==> flow/design.v (excerpt) <==
module median
#(
    parameter MEM_DATA_WIDTH = 32,
    parameter LUT_ADDR_WIDTH = 10,  
    parameter MEM_ADDR_WIDTH = 10,  
    parameter PIXEL_DATA_WIDTH = 8,
    parameter IMG_WIDTH  = 320,
    parameter IMG_HEIGHT = 320
)(
    input clk,  
    input rst_n,  
    input [31:0] word0,
    input [31:0] word1,
    input [31:0] word2,
    output [PIXEL_DATA_WIDTH-1:0] pixel1,
    output [PIXEL_DATA_WIDTH-1:0] pixel2,
    output [PIXEL_DATA_WIDTH-1:0] pixel3,
    output [PIXEL_DATA_WIDTH-1:0] pixel4,
    output [LUT_ADDR_WIDTH-1:0] raddr_a,
    output [LUT_ADDR_WIDTH-1:0] raddr_b,
    output [LUT_ADDR_WIDTH-1:0] raddr_c,
    output [MEM_ADDR_WIDTH-1:0] waddr
);
Settings: LEC_CHECK=0, ABC_AREA=1, CAP_MARGIN=20, CORE_MARGIN=2, CORE_UTILIZATION=70, CTS_CLUSTER_DIAMETER=221, CTS_CLUSTER_SIZE=37, HOLD_SLACK_MARGIN=0.3, SETUP_SLACK_MARGIN=-0.58, SLEW_MARGIN=20; clock period 16.9 ns.
run.sh (not shown) runs the stock make flow with config.mk's settings and CLKGATE_MAP_FILE=.
The starting point ended with an error in 5_1_grt (GRT-0232).
Edit:
--- a/flow/config.mk
+++ b/flow/config.mk
@@ -9,8 +9,6 @@
 export CAP_MARGIN = 20
 export CORE_MARGIN = 2
-export CORE_UTILIZATION = 70
-export CTS_CLUSTER_DIAMETER = 221
-export CTS_CLUSTER_SIZE = 37
-export HOLD_SLACK_MARGIN = 0.3
-export SETUP_SLACK_MARGIN = -0.58
+export CORE_UTILIZATION = 72
+export CTS_CLUSTER_DIAMETER = 400
+export CTS_CLUSTER_SIZE = 93
 export SLEW_MARGIN = 20
==> flow/constraint.sdc (replaced) <==
create_clock -name core_clock -period 12.4 [get_ports {clk}]
set_input_delay 2.4800 -clock core_clock [delete_from_list [all_inputs] [get_ports {clk}]]
set_output_delay 2.4800 -clock core_clock [all_outputs]
set_load 0.01 [all_outputs]
With this change the flow died in 3_5_place_dp.
Die size goes down by about 2.7%.
Synthesized cell count is unchanged.
Synthesized area is unchanged.
Edit:
==> flow/config.mk (replaced) <==
export PLATFORM = sky130hd
export DESIGN_NAME = median
export DESIGN_NICKNAME = median
export VERILOG_FILES = /design/flow/design.v
export SDC_FILE = /design/flow/constraint.sdc
export NUM_CORES = 4
export LEC_CHECK = 0
export CAP_MARGIN = 20
export CORE_MARGIN = 2
export CORE_UTILIZATION = 64
export SLEW_MARGIN = 20
==> flow/constraint.sdc (replaced) <==
create_clock -name core_clock -period 14.2 [get_ports {clk}]
set_input_delay 2.8400 -clock core_clock [delete_from_list [all_inputs] [get_ports {clk}]]
set_output_delay 2.8400 -clock core_clock [all_outputs]
set_load 0.01 [all_outputs]
After rerunning: With this change the flow stopped in 4_1_cts on DPL-0038. Die size is higher by 17%. Synthesized cell count came out lower by about 13%. Area after synthesis goes up by 4.8%.
Edit:
--- a/flow/config.mk
+++ b/flow/config.mk
@@ -8,4 +8,6 @@
 export CAP_MARGIN = 20
 export CORE_MARGIN = 2
-export CORE_UTILIZATION = 64
+export CORE_UTILIZATION = 39
+export CTS_CLUSTER_DIAMETER = 184
+export CTS_CLUSTER_SIZE = 100
 export SLEW_MARGIN = 20
==> flow/constraint.sdc (replaced) <==
create_clock -name core_clock -period 30.0 [get_ports {clk}]
set_input_delay 6.0000 -clock core_clock [delete_from_list [all_inputs] [get_ports {clk}]]
set_output_delay 6.0000 -clock core_clock [all_outputs]
set_load 0.01 [all_outputs]
Now the flow finished with timing, DRC and antenna clean.
Die area goes up by 63%.
Synthesized area does not change.
Synthesized cell count stays the same.

Setup of job 101:
median again, from the RTL that the note above started with.
==> flow/config.mk <==
export PLATFORM = sky130hd
export DESIGN_NAME = median
export DESIGN_NICKNAME = median
export VERILOG_FILES = /design/flow/design.v
export SDC_FILE = /design/flow/constraint.sdc
export NUM_CORES = 4
export LEC_CHECK = 0
export CAP_MARGIN = 20
export CORE_MARGIN = 2
export CORE_UTILIZATION = 72
export CTS_CLUSTER_DIAMETER = 95
export CTS_CLUSTER_SIZE = 14
export PLACE_DENSITY = 0.66
export SETUP_SLACK_MARGIN = -0.33
export SLEW_MARGIN = 20
==> flow/constraint.sdc <==
create_clock -name core_clock -period 23.7 [get_ports {clk}]
set_input_delay 4.7400 -clock core_clock [delete_from_list [all_inputs] [get_ports {clk}]]
set_output_delay 4.7400 -clock core_clock [all_outputs]
set_load 0.01 [all_outputs]
As the logs show, job 101 stopped at 5_1_grt after a tool error, so it never reached the end of the flow.
Input changes introduced in job 102 (baseline for comparison: job 101):
- a deleted PLACE_DENSITY that had been 0.66
- a deleted CTS_CLUSTER_DIAMETER that had been 95
- a change of CORE_UTILIZATION from 72 to 40
- a deleted SETUP_SLACK_MARGIN that had been -0.33
- a deleted CTS_CLUSTER_SIZE that had been 14
- a change of the clock period (ns, I/O delays scaled along) from 23.7 to 30.0
## What came out
Job 102 went all the way through synthesis, placement and routing and the layout is clean on timing, DRC and antenna.
Job 102 ends up with a routability-driven placement congestion ratio that is about 12% lower than in job 101.
Synthesized-area fraction occupied by xor and xnor cells: job 101 vs job 102 — no meaningful difference
Job 102 -> job 101: synthesized area delta 0, exact match
Job 102 gives more die area than job 101 did.
NOTE: total setup buffers inserted after CTS in job 102 falls short of that of job 101
The higher number of placed instances, taps included came out of job 102.
diff inputs: job 102 => job 103
- an added TNS_END_PERCENT of 5
- an added CTS_CLUSTER_SIZE of 100
- an added CORE_ASPECT_RATIO of 0.5
- an added ABC_AREA of 1
- a change of CORE_UTILIZATION from 40 to 44
- an added CTS_CLUSTER_DIAMETER of 184
- The flow did not stop early for job 103: all stages ran, and the layout cleared the timing, DRC and antenna checks.
- On maximum fanout along the worst path: between job 103 and job 102, it ends up higher for job 103.
- | routed wire length on met2 | lower: job 103 |
- Diff job 102 -> job 103: initial antenna violation count shows an increase of 1, non-clock buffer count shows a reduction of 41, reg2reg setup slack shows an increase of 2.57 ns, tally of clock buffers in the finished layout shows an increase of 3.
- Where core outline area is concerned, job 102 is outperformed by job 103.
- Job 103 vs job 102, standard cell with the maximum stage delay on the critical path: a32oi_1 vs clkdlybuf4s50_1
- In job 103 relative to job 102, Yosys chip area had gone down by a few percent.
Relative to job 103, the following input files were edited for job 104:
- CORE_UTILIZATION changed from 44 to 69
- SETUP_SLACK_MARGIN newly set to -1.42
- TNS_END_PERCENT removed (was 5)
Findings:
Changes observed in job 104 relative to job 103: part of the cycle the worst path needs shows no meaningful change.
Re final core utilization: job 104 is 28 points up on job 103.
Taking job 104 as 1.0, job 103 lands at 1.3 on wire length on met1.
Changes observed in job 104 relative to job 103: maximum clock skew at final layout neither gained nor lost much; final worst-path setup slack went up by 0.043 ns.
Compared with job 103, job 104 improves final design instance area without fill.
